== wip/umber ==
## clock
module clock(
    input clk,
    input rst,
    input adjust, up, up_ten,
    input h24, world_clock,
    input usa, england, spain,
    input sw_stopwatch,
    input sw_timer,
    input sw_alarm_set,
    input btn_stp_start,
    input btn_stp_reset,
    input btn_alarm_toggle,
    input btn_alarm_stop,
    output [7:0] seg_data, seg_com, seg7,
    output am, pm,
    output led4, led6, led8, 
    output LCD_RS, LCD_RW, LCD_E,
    output [7:0] LCD_DATA,
    output [3:0] rgb_r,
    output piezo_out 
    );
make LEC_CHECK=0 ABC_AREA=1 CAP_MARGIN=20 CORE_ASPECT_RATIO=0.56 CORE_MARGIN=2 CORE_UTILIZATION=68 CTS_CLUSTER_DIAMETER=255 CTS_CLUSTER_SIZE=17 GPL_ROUTABILITY_DRIVEN=1 HOLD_SLACK_MARGIN=-0.07 PLACE_DENSITY=0.82 SETUP_SLACK_MARGIN=1.5 SLEW_MARGIN=20 finish   # period 13.5 ns
run.sh (not shown) runs the stock make flow with config.mk's settings and CLKGATE_MAP_FILE=.
### wip/umber -> wip/raven
==> flow/config.mk <==
export PLATFORM = sky130hd
export DESIGN_NAME = clock
export DESIGN_NICKNAME = clock
export VERILOG_FILES = /design/flow/design.v
export SDC_FILE = /design/flow/constraint.sdc
export NUM_CORES = 4
export LEC_CHECK = 0
export CAP_MARGIN = 20
export CORE_MARGIN = 2
export CORE_UTILIZATION = 52
export SLEW_MARGIN = 20
==> flow/constraint.sdc <==
create_clock -name core_clock -period 11.3 [get_ports {clk}]
set_input_delay 2.2600 -clock core_clock [delete_from_list [all_inputs] [get_ports {clk}]]
set_output_delay 2.2600 -clock core_clock [all_outputs]
set_load 0.01 [all_outputs]
==> comparison <==
Complete run, failing final checks: wip/raven, reason negative setup slack.
Synthesized chip area reported by yosys across wip/raven and wip/umber: no real change.
First-pass GRT wire length ends up higher on wip/umber.
Comparing wip/umber against wip/raven, there is no change at all in flip-flop and latch count.
Cell area | wip/raven vs wip/umber | wip/raven larger
Clock-buffer cell count grows by more than 10% when moving from wip/umber to wip/raven.
Delta (wip/raven minus wip/umber): post-detailed-routing wire length went down, number of ordinary inverters in the final layout fell 410, setup slack of the critical path after layout shrank by 1.51 ns.
Changes in wip/delta relative to wip/raven:
--- a/flow/config.mk
+++ b/flow/config.mk
@@ -7,0 +8 @@
+export ABC_AREA = 1
@@ -10 +11 @@
-export CORE_UTILIZATION = 52
+export CORE_UTILIZATION = 65
==> flow/constraint.sdc <==
create_clock -name core_clock -period 12.4 [get_ports {clk}]
set_input_delay 2.4800 -clock core_clock [delete_from_list [all_inputs] [get_ports {clk}]]
set_output_delay 2.4800 -clock core_clock [all_outputs]
set_load 0.01 [all_outputs]
[summary]
Every stage of the flow completed for wip/delta, and the final layout passed the timing, DRC and antenna checks. Looking at end point of the critical path, the seg_data[0] result is from wip/delta; the seg_data[3] one comes from wip/raven. Summary — number of instances resized during post-cts repair, wip/delta relative to wip/raven: lower, by 31. Diff wip/raven -> wip/delta: layout buffer count excluding clock buffers now sits lower; global-route met2 utilization now sits higher; portion of the clock cycle consumed by the worst path in the final layout now sits lower; count of clock-buffer cells in the layout now sits higher. For worst-skew pair later-pin latency, wip/delta and wip/raven come out practically identical.
Setup changes, wip/delta to wip/zinc
--- a/flow/config.mk
+++ b/flow/config.mk
@@ -8 +7,0 @@
-export ABC_AREA = 1
@@ -11 +10 @@
-export CORE_UTILIZATION = 65
+export CORE_UTILIZATION = 52
==> flow/constraint.sdc <==
create_clock -name core_clock -period 11.5 [get_ports {clk}]
set_input_delay 2.3000 -clock core_clock [delete_from_list [all_inputs] [get_ports {clk}]]
set_output_delay 2.3000 -clock core_clock [all_outputs]
set_load 0.01 [all_outputs]
--- outcome ---
Layout checks on wip/zinc: not met. Flow itself completed; violations: negative setup slack.
Sort wip/delta and wip/zinc by worst hold slack, descending, and wip/delta comes first.
Re number of nets in the layout: wip/delta and wip/zinc aren't equal, and the lower value belongs to wip/zinc.
The final reports for wip/zinc and wip/delta show global placement routability congestion lower in the former.
wip/zinc vs wip/delta: total global routing track utilization down

clock again, from the RTL that the note above started with.
make LEC_CHECK=0 CAP_MARGIN=0 CELL_PAD_IN_SITES_GLOBAL_PLACEMENT=0 CORE_MARGIN=2 CORE_UTILIZATION=40 CTS_CLUSTER_SIZE=44 MAX_ROUTING_LAYER=met4 SETUP_SLACK_MARGIN=2.28 SLEW_MARGIN=20 finish   # period 29.3 ns
Edit:
Settings changed: CAP_MARGIN 0 to 20, CELL_PAD_IN_SITES_GLOBAL_PLACEMENT 0 to not set, CORE_UTILIZATION 40 to 65, CTS_CLUSTER_SIZE 44 to not set, MAX_ROUTING_LAYER met4 to not set, SETUP_SLACK_MARGIN 2.28 to not set.
Clock period 29.3 ns to 13.7 ns, I/O delays scaled along.
What happened: Die area is lower by well over a third. Wire length came out higher by a few percent. Utilization rose by 31 points. Cell area climbs slightly. Worst setup slack got worse by 7000 ps. Global-route usage went up by 15 points. Count of clock-buffer cells in the layout falls by 9.
Edit:
Settings changed: CORE_UTILIZATION 65 to 40, SETUP_SLACK_MARGIN set to 2.99.
Clock period 13.7 ns to 18.6 ns, I/O delays scaled along.
=>
- The changed run passed the timing, DRC and antenna checks
- routed wire length falls by 3.8%
- critical path depth went down by 9
- core utilization came out lower by 30 points
- area after synthesis stays the same
- clock skew drops by 4.6 ps
- via count fell by 6.3%
- hold slack is worse by 53 ps

Starting RTL as in the previous note.
Settings: LEC_CHECK=0, ABC_AREA=0, CAP_MARGIN=20, CORE_ASPECT_RATIO=1.13, CORE_MARGIN=2, CORE_UTILIZATION=17, CTS_CLUSTER_DIAMETER=95, CTS_CLUSTER_SIZE=32, GPL_ROUTABILITY_DRIVEN=1, GPL_TIMING_DRIVEN=0, MAX_ROUTING_LAYER=met4, MIN_ROUTING_LAYER=met2, PLACE_DENSITY_LB_ADDON=0.06, SETUP_SLACK_MARGIN=0.77, SLEW_MARGIN=30; clock period 13.3 ns.
The starting point passed the timing, DRC and antenna checks.
Rerun with:
- CORE_ASPECT_RATIO: 1.13 -> 0.56
- CTS_CLUSTER_DIAMETER: 95 -> 119
- CTS_CLUSTER_SIZE: 32 -> 24
- GPL_TIMING_DRIVEN: 0 -> default
- HOLD_SLACK_MARGIN: default -> -0.07
- MAX_ROUTING_LAYER: met4 -> default
- MIN_ROUTING_LAYER: met2 -> default
- PLACE_DENSITY_LB_ADDON: 0.06 -> default
- SETUP_SLACK_MARGIN: 0.77 -> -0.41
- SLEW_MARGIN: 30 -> 20
- clock period: 13.3 -> 7.69 ns (I/O delays scaled with it)
Result: This time the run completed, yet does not pass: setup timing; core utilization went up by 0.38 points; routed wire length went down by 18%; sequential share of layout area went down by 0.35 points; synthesized cell count stays the same.
Rerun with:
- ABC_AREA: 0 -> default
- CORE_ASPECT_RATIO: 0.56 -> default
- CORE_UTILIZATION: 17 -> 65
- CTS_CLUSTER_DIAMETER: 119 -> 218
- CTS_CLUSTER_SIZE: 24 -> default
- GPL_ROUTABILITY_DRIVEN: 1 -> default
- HOLD_SLACK_MARGIN: -0.07 -> default
- SETUP_SLACK_MARGIN: -0.41 -> 1.63
- clock period: 7.69 -> 10.6 ns (I/O delays scaled with it)
=> The changed run completed and failed the layout checks on setup timing. Die area came out lower by 73%. Routed wire length is higher by 11%. Worst hold slack gets better by 0.041 ns. Final cell count went down by 28%. Non-clock buffer count falls by 36. Core utilization goes up by 60 points. Setup slack improves by 1.8 ns. Synthesized cell count stays the same. Via count came out higher by 16%.
Rerun with:
- CORE_UTILIZATION: 65 -> 40
- CTS_CLUSTER_DIAMETER: 218 -> default
- SETUP_SLACK_MARGIN: 1.63 -> default
- clock period: 10.6 -> 18.6 ns (I/O delays scaled with it)
=>
- Now the flow produced a clean layout
- wire length goes down by 25%
- synthesized area stays the same
- design area goes down by 9.7%
- final cell count goes down by 0.67%
- first-iteration DRC count goes down by 65%
- hold slack got worse by 0.047 ns
- via count goes down by 19%

Starting RTL as in the previous note.
Settings: LEC_CHECK=0, CAP_MARGIN=20, CORE_MARGIN=2, CORE_UTILIZATION=72, CTS_CLUSTER_DIAMETER=28, CTS_CLUSTER_SIZE=43, PLACE_DENSITY_LB_ADDON=0.21, SETUP_SLACK_MARGIN=3.45, SLEW_MARGIN=20; clock period 11.7 ns.
The first run did not get past global routing (5_1_grt) (GRT-0232).
Rerun with:
Settings changed: CTS_CLUSTER_DIAMETER 28 to unset, CTS_CLUSTER_SIZE 43 to 22, PLACE_DENSITY_LB_ADDON 0.21 to unset, SETUP_SLACK_MARGIN 3.45 to unset.
Outcome: Now the flow finished with negative setup slack left; synthesized cell count is unchanged; die area stays the same; synthesized area is unchanged.

job 101:
clock again, from the RTL that the note above started with.
clock: 5.97 ns
lec_check: 0
abc_area: 0
cap_margin: 20
core_aspect_ratio: 0.56
core_margin: 2
core_utilization: 72
cts_cluster_diameter: 27
cts_cluster_size: 14
gpl_routability_driven: 1
hold_slack_margin: -0.07
place_density_lb_addon: 0.29
setup_slack_margin: 0.66
slew_margin: 20
Status(job 101) = ERROR, stage = 5_1_grt
For job 102, these inputs were changed with respect to job 101:
- ABC_AREA changed from 0 to 1
- SETUP_SLACK_MARGIN changed from 0.66 to 2.6
- PLACE_DENSITY_LB_ADDON changed from 0.29 to 0.28
- CORE_ASPECT_RATIO changed from 0.56 to 0.88
- CTS_CLUSTER_DIAMETER changed from 27 to 44
- CTS_CLUSTER_SIZE changed from 14 to 88
- the clock period (ns, I/O delays scaled along) changed from 5.97 to 10.3
==> results <==
- Across job 102 and job 101, no clean finish was achieved.
- Job 101 terminated abnormally: 5_1_grt reported GRT-0232.
- Sort job 102 and job 101 by core area desc -> top: job 102
- Of job 102 and job 101, the lower post-synthesis mux area share belongs to job 102.
- Lower post-placement worst setup slack was reported by job 101, not job 102.
- Higher number of cells in the yosys synthesis report was reported by job 102, not job 101.
- Between job 102 and job 101, width of the die is higher for job 101, job 102 comes in under that.
- In job 102 relative to job 101, synthesized cell count had gone up by more than 10%.
- Going from job 101 to job 102, instance count after placement with tap cells included grew by more than 10%.
- Comparing job 101 with job 102, the post-synthesis chip area from yosys came out essentially unchanged.
- In the floorplan summary, job 102 is listed with a die area less than that of job 101.
The following lists how job 103 was set up differently from job 102:
- SETUP_SLACK_MARGIN removed (was 2.6)
- CORE_UTILIZATION changed from 72 to 10
- CTS_CLUSTER_SIZE removed (was 88)
- ABC_AREA removed (was 1)
- GPL_ROUTABILITY_DRIVEN removed (was 1)
- CORE_ASPECT_RATIO removed (was 0.88)
- HOLD_SLACK_MARGIN removed (was -0.07)
- PLACE_DENSITY_LB_ADDON removed (was 0.28)
- CTS_CLUSTER_DIAMETER removed (was 44)
- the clock period (ns, I/O delays scaled along) changed from 10.3 to 22.0
Notes after the runs:
Job 103 closes out successfully: all stages finished, all timing, DRC and antenna checks passed.
When job 103 is measured against job 102, its sequential share of layout area turns out 0.46 points lower.
Compared job 102 against job 103; total standard cell area after synthesis within noise.
Job 103 vs job 102: clock insertion delay at the later pin of the skew report down in job 103
In job 103 the all-layer global routing usage turned out 42 points lower than in job 102.
Higher number of non-clock inverters was reported by job 102, not job 103.

== v6 ==
Starting RTL as in the previous note.
==> flow/design.v (excerpt) <==
module clock(
    input clk,
    input rst,
    input adjust, up, up_ten,
    input h24, world_clock,
    input usa, england, spain,
    input sw_stopwatch,
    input sw_timer,
    input sw_alarm_set,
    input btn_stp_start,
    input btn_stp_reset,
    input btn_alarm_toggle,
    input btn_alarm_stop,
    output [7:0] seg_data, seg_com, seg7,
    output am, pm,
    output led4, led6, led8, 
    output LCD_RS, LCD_RW, LCD_E,
    output [7:0] LCD_DATA,
    output [3:0] rgb_r,
    output piezo_out 
    );
    wire tick_1hz;
    wire [1:0] adjust_mode;
    wire [3:0] cur_h_ten, cur_h_one, cur_m_ten, cur_m_one, cur_s_ten, cur_s_one;
    wire [3:0] disp_h_ten, disp_h_one; 
    wire [3:0] stp_m10, stp_m1, stp_s10, stp_s1, stp_ms10, stp_ms1;
    wire [3:0] stp_run_m10, stp_run_m1, stp_run_s10, stp_run_s1, stp_run_ms10, stp_run_ms1;
    wire [3:0] stp_lap_m10, stp_lap_m1, stp_lap_s10, stp_lap_s1, stp_lap_ms10, stp_lap_ms1;
    wire [3:0] tm_m10, tm_m1, tm_s10, tm_s1;
    wire [3:0] tm_set_m10, tm_set_m1, tm_set_s10, tm_set_s1;
    wire timer_alarm_on; 
    wire [3:0] al_h10, al_h1, al_m10, al_m1;
    wire real_alarm_trig; 
    wire alarm_is_on;     
    reg [3:0] final_h_ten, final_h_one, final_m_ten, final_m_one, final_s_ten, final_s_one;
    clk_div u_clk_div( .clk(clk), .rst(rst), .tick_1hz(tick_1hz) );
    time_counter u_counter(
        .clk(clk), .rst(rst), .tick_1hz(tick_1hz),
        .adjust( adjust & ~sw_stopwatch & ~sw_timer & ~sw_alarm_set ), 
        .up(     up     & ~sw_stopwatch & ~sw_timer & ~sw_alarm_set ), 
  ...
clock: 13.5 ns
lec_check: 0
cap_margin: 20
core_aspect_ratio: 0.99
core_margin: 5
core_utilization: 42
gpl_routability_driven: 0
slew_margin: 20
tns_end_percent: 65
Both conditions hold for v6: the flow ran to the end and the final layout passed the timing, DRC and antenna checks.
### v6 -> v7
# v6
export LEC_CHECK = 0
export CAP_MARGIN = 20
export CORE_ASPECT_RATIO = 0.99
export CORE_MARGIN = 5
export CORE_UTILIZATION = 42
export GPL_ROUTABILITY_DRIVEN = 0
export SLEW_MARGIN = 20
export TNS_END_PERCENT = 65
create_clock -name core_clock -period 13.5 [get_ports {clk}]
# v7
export LEC_CHECK = 0
export CAP_MARGIN = 20
export CORE_MARGIN = 2
export CORE_UTILIZATION = 40
export SLEW_MARGIN = 20
create_clock -name core_clock -period 20.0 [get_ports {clk}]
==> results <==
v7 completed; timing, DRC and antenna clean. The number of buffers outside the clock class in the layout in v7 was lower than what v6 gave. | final setup skew | v7 vs v6 | 0.015 ns higher |. The cell area after layout of v7 was superior to that of v6. Comparing v7 with v6, the y dimension of the die came out essentially unchanged. Delta(arrival time of the worst setup path, v7 - v6) > 0. Sequential share of layout area was lower in the run labelled v6.

## run A
clock again, from the RTL that the note above started with.
==> flow/config.mk <==
export PLATFORM = sky130hd
export DESIGN_NAME = clock
export DESIGN_NICKNAME = clock
export VERILOG_FILES = /design/flow/design.v
export SDC_FILE = /design/flow/constraint.sdc
export NUM_CORES = 4
export LEC_CHECK = 0
export CAP_MARGIN = 20
export CELL_PAD_IN_SITES_DETAIL_PLACEMENT = 2
export CELL_PAD_IN_SITES_GLOBAL_PLACEMENT = 0
export CORE_MARGIN = 2
export CORE_UTILIZATION = 16
export CTS_CLUSTER_SIZE = 44
export GPL_TIMING_DRIVEN = 0
export MAX_ROUTING_LAYER = met4
export PLACE_DENSITY_LB_ADDON = 0.07
export SETUP_SLACK_MARGIN = 2.28
export SLEW_MARGIN = 20
export TNS_END_PERCENT = 40
==> flow/constraint.sdc <==
create_clock -name core_clock -period 29.3 [get_ports {clk}]
set_input_delay 5.8600 -clock core_clock [delete_from_list [all_inputs] [get_ports {clk}]]
set_output_delay 5.8600 -clock core_clock [all_outputs]
set_load 0.01 [all_outputs]
Setup changes, run A to run B
- TNS_END_PERCENT removed (was 40)
- CAP_MARGIN changed from 20 to 0
- CELL_PAD_IN_SITES_DETAIL_PLACEMENT removed (was 2)
Run B completed every stage of the flow, and the final layout passed the timing, DRC and antenna checks.
Data arrival time of the critical path came out lower on run B than on run A.
In the flow results for run B and run A, the routed via count divided by cell count is larger on run A.
For utilization, run B and run A come out practically identical.
Going from run A to run B, the delay of the slowest cell on the worst path was found to have gone down by 40 ps.
Setup changes, run B to run C
- SETUP_SLACK_MARGIN no longer set, was 2.28
- PLACE_DENSITY_LB_ADDON no longer set, was 0.07
- CORE_UTILIZATION now 40, was 16
- GPL_TIMING_DRIVEN no longer set, was 0
- CTS_CLUSTER_SIZE now 33, was 44
- CAP_MARGIN now 20, was 0
## What came out
Taking run B as 1.0, run C lands at 0.72 on layout clock buffer count.
In the reports for run B and run C, the smaller row count belongs to run C.
In the flow results for run B and run C, the arrival time at the worst endpoint is smaller on run C.
Going from run B to run C, routability congestion estimate from global placement climbed 14%, clock network area share dropped 1.0 points.
Looking at number of signal-net buffers in the layout, run C sits 100 below run B.
Against run B, design area in run C came out better.
Run C against run B: worst hold slack shrank by 9.9 ps, detailed-routing wirelength on met1 shrank by about 30%.
Input-level comparison between run D and run C:
- SETUP_SLACK_MARGIN newly set to 2.28
- GPL_TIMING_DRIVEN newly set to 0
- PLACE_DENSITY_LB_ADDON newly set to 0.07
- CORE_UTILIZATION changed from 40 to 15
- TNS_END_PERCENT newly set to 40
- CTS_CLUSTER_SIZE changed from 33 to 44
- CELL_PAD_IN_SITES_DETAIL_PLACEMENT newly set to 0
- SLEW_MARGIN changed from 20 to 0
==> results <==
Run D has completed all stages; timing, DRC and antenna checks passed. Diff run C -> run D: area growth from synthesis to layout picked up an extra 10 points. Final estimated routing congestion in global placement was higher in the run labelled run C. Sort run D and run C by wire length asc -> top: run C. Run D vs. run C: met1 demand-to-capacity share in global routing went down; routed wire length on met3 fell by 2.2%. Fraction of the yosys area taken by sequential cells came out exactly the same in run D and run C. Final instance area of run D exceeds that of run C by a little under 10%. The total number of placement rows of run D exceeds that of run C by about 60%.
